run A:
// breakout
module breakout
	(
		input         clk,
		input         resetn,        
		input  [1:0]  go,            
		input         paddle_tick,   
		input         ball_tick,     
		output [8:0]  x,
		output [7:0]  y,
		output [2:0]  colour,
		output        plot
	);
	 wire draw_paddle;
	 wire[8:0] paddle_pos;
	 wire[8:0] ball_x; wire [7:0] ball_y;
	 wire[2:0] BALL_HIT;
	 wire BRICK_HIT;
	 wire [8:0] brick_x;
	 wire [7:0] brick_y;
	 wire fps_clock = paddle_tick | ~resetn;
	 wire thirty_clock = ball_tick | ~resetn;
	paddle_control PC(.clk(clk), .en(fps_clock), .resetn(resetn), .go(go), .ball_x(ball_x), .ball_y(ball_y), .draw(draw_paddle), .current_state(paddle_pos), .PADDLE_HIT(BALL_HIT));
	ball_control BC(.clk(clk), .en(thirty_clock), .reset(resetn), .x(ball_x), .y(ball_y), .PADDLE_HIT(BALL_HIT), .BRICK_HIT(BRICK_HIT), .brick_x(brick_x), .brick_y(brick_y));
	new_draw ND(.clk(clk), .reset(resetn), .paddle_pos(paddle_pos), .p_draw(draw_paddle), .ball_x(ball_x), .ball_y(ball_y), .x(x), .y(y), .color(colour), .wren(plot), .fps(thirty_clock), .BRICK_HIT(BRICK_HIT), .brick_x(brick_x), .brick_y(brick_y));
endmodule
Settings: LEC_CHECK=0, CAP_MARGIN=20, CORE_MARGIN=2, CORE_UTILIZATION=70, CTS_CLUSTER_DIAMETER=392, PLACE_DENSITY=0.38, SETUP_SLACK_MARGIN=2.02, SLEW_MARGIN=20, TNS_END_PERCENT=5; clock period 8.22 ns.
run.sh (not shown) runs the stock make flow with config.mk's settings and CLKGATE_MAP_FILE=.
Inputs modified between run A and run B:
==> flow/config.mk <==
export PLATFORM = sky130hd
export DESIGN_NAME = breakout
export DESIGN_NICKNAME = breakout
export VERILOG_FILES = /design/flow/design.v
export SDC_FILE = /design/flow/constraint.sdc
export NUM_CORES = 4
export LEC_CHECK = 0
export ABC_AREA = 1
export CAP_MARGIN = 20
export CORE_MARGIN = 2
export CORE_UTILIZATION = 72
export CTS_CLUSTER_SIZE = 13
export SETUP_SLACK_MARGIN = 1.94
export SLEW_MARGIN = 20
==> flow/constraint.sdc <==
create_clock -name core_clock -period 6.77 [get_ports {clk}]
set_input_delay 1.3540 -clock core_clock [delete_from_list [all_inputs] [get_ports {clk}]]
set_output_delay 1.3540 -clock core_clock [all_outputs]
set_load 0.01 [all_outputs]
==> results <==
- Run A was carried through to the last stage, and its layout satisfied the timing, design-rule and antenna checks.
- Run B never completed; the flow aborted with a tool error in 5_1_grt.
- Post-cts sizing count: run B and run A compared, higher one is run A
- Against run A, run B reports a post-synthesis instance area that is lower.
- Die size ended up about 8% lower on run B than on run A.
- Comparing run A against run B, there is no change at all in maximum number of buffers from clock root to sink.
- Against run A, run B comes in 2.2 points lower on mux cell area share after synthesis.
- When run B is measured against run A, its post-synthesis xor/xnor area fraction turns out 3.7 points lower.
- From run A to run B the numbers moved as follows: adder and majority gate portion of the synthesized area went up 0.37 points, post-synth area from yosys stat went down 1000 µm².
[inputs] run C vs run B
==> flow/config.mk <==
export PLATFORM = sky130hd
export DESIGN_NAME = breakout
export DESIGN_NICKNAME = breakout
export VERILOG_FILES = /design/flow/design.v
export SDC_FILE = /design/flow/constraint.sdc
export NUM_CORES = 4
export LEC_CHECK = 0
export CAP_MARGIN = 20
export CORE_MARGIN = 2
export CORE_UTILIZATION = 72
export SLEW_MARGIN = 20
==> flow/constraint.sdc <==
create_clock -name core_clock -period 8.68 [get_ports {clk}]
set_input_delay 1.7360 -clock core_clock [delete_from_list [all_inputs] [get_ports {clk}]]
set_output_delay 1.7360 -clock core_clock [all_outputs]
set_load 0.01 [all_outputs]
## What came out
Tool error GRT-0116 stopped run B during 5_1_grt; no final results. Run C closes out successfully: all stages finished, all timing, DRC and antenna checks passed. Summary of the comparison: number of post-CTS setup repair buffers is lower in run C, relative to run B. Post-synthesis chip area from yosys (run B / run C): 0.943. Run B has a higher core utilization before placement than run C. [compare] base=run B new=run C: synthesized area went up 6.0%, total cells reported by yosys after synthesis went down about 7%. Lower area share of and-or/or-and cells after synthesis among run C and run B: run B. Run B -> run C: number of distinct library cells after synthesis increased by more than half. | die size | lower: run B |.
Inputs modified between run C and run D:
-- flow/config.mk --
<<< run C, line 8
export CAP_MARGIN = 20
export CORE_MARGIN = 2
export CORE_UTILIZATION = 72
export SLEW_MARGIN = 20
>>> run D, line 8
export CAP_MARGIN = 20
export CORE_MARGIN = 2
export CORE_UTILIZATION = 66
export SLEW_MARGIN = 20
==> flow/constraint.sdc <==
create_clock -name core_clock -period 6.72 [get_ports {clk}]
set_input_delay 1.3440 -clock core_clock [delete_from_list [all_inputs] [get_ports {clk}]]
set_output_delay 1.3440 -clock core_clock [all_outputs]
set_load 0.01 [all_outputs]
### Flow results
The run showing the greater detailed-route wire length is run D. Between run D and run C, the clock net sink count figures differ only marginally. Ratio of total power to cell area (run D vs. run C) increases by more than 10%. Looking at final worst slack across run D and run C, the one that comes out lower is run D. Looking only at critical path data arrival time, and setting everything else aside, the lower value of run D and run C goes to run D. Compare run D and run C | final cell area excluding filler cells higher: run D. Although it ran to completion, run D produced a layout that fails the final checks because of negative setup slack. Compared run D vs run C, and share of the clock period used by the worst path is up in run D. When run D is measured against run C, its via count turns out about 5.4% higher.

breakout again, from the RTL that the note above started with.
Settings: LEC_CHECK=0, ABC_AREA=0, CAP_MARGIN=30, CELL_PAD_IN_SITES_DETAIL_PLACEMENT=2, CELL_PAD_IN_SITES_GLOBAL_PLACEMENT=3, CORE_ASPECT_RATIO=1.49, CORE_MARGIN=2, CORE_UTILIZATION=54, CTS_CLUSTER_SIZE=47, GPL_ROUTABILITY_DRIVEN=0, HOLD_SLACK_MARGIN=0.03, MAX_ROUTING_LAYER=met5, PLACE_DENSITY_LB_ADDON=0.09, SLEW_MARGIN=20, TNS_END_PERCENT=25; clock period 20.0 ns.
The baseline died in global placement without I/O (3_1_place_gp_skip_io) on FLW-0024.
Next try:
- ABC_AREA: 0 -> unset
- CAP_MARGIN: 30 -> 20
- CELL_PAD_IN_SITES_DETAIL_PLACEMENT: 2 -> unset
- CELL_PAD_IN_SITES_GLOBAL_PLACEMENT: 3 -> unset
- CORE_ASPECT_RATIO: 1.49 -> unset
- CORE_UTILIZATION: 54 -> 40
- CTS_CLUSTER_SIZE: 47 -> unset
- GPL_ROUTABILITY_DRIVEN: 0 -> unset
- HOLD_SLACK_MARGIN: 0.03 -> unset
- MAX_ROUTING_LAYER: met5 -> unset
- PLACE_DENSITY_LB_ADDON: 0.09 -> unset
- TNS_END_PERCENT: 25 -> unset
Outcome: With this change the flow finished clean. Synthesized area is unchanged. Die area went up by a quarter to a third. Synthesized cell count does not change.
Next try:
- ABC_AREA: unset -> 1
- CORE_UTILIZATION: 40 -> 72
- PLACE_DENSITY: unset -> 0.84
- clock period: 20.0 -> 8.68 ns (I/O delays scaled with it)
Effect: The new run stopped in global routing (5_1_grt) (GRT-0232). Synthesized cell count went up by 7.4%. Area after synthesis goes down by 5.7%. Die area went down by 47%.
Power is estimated from default activity; no workload was simulated.
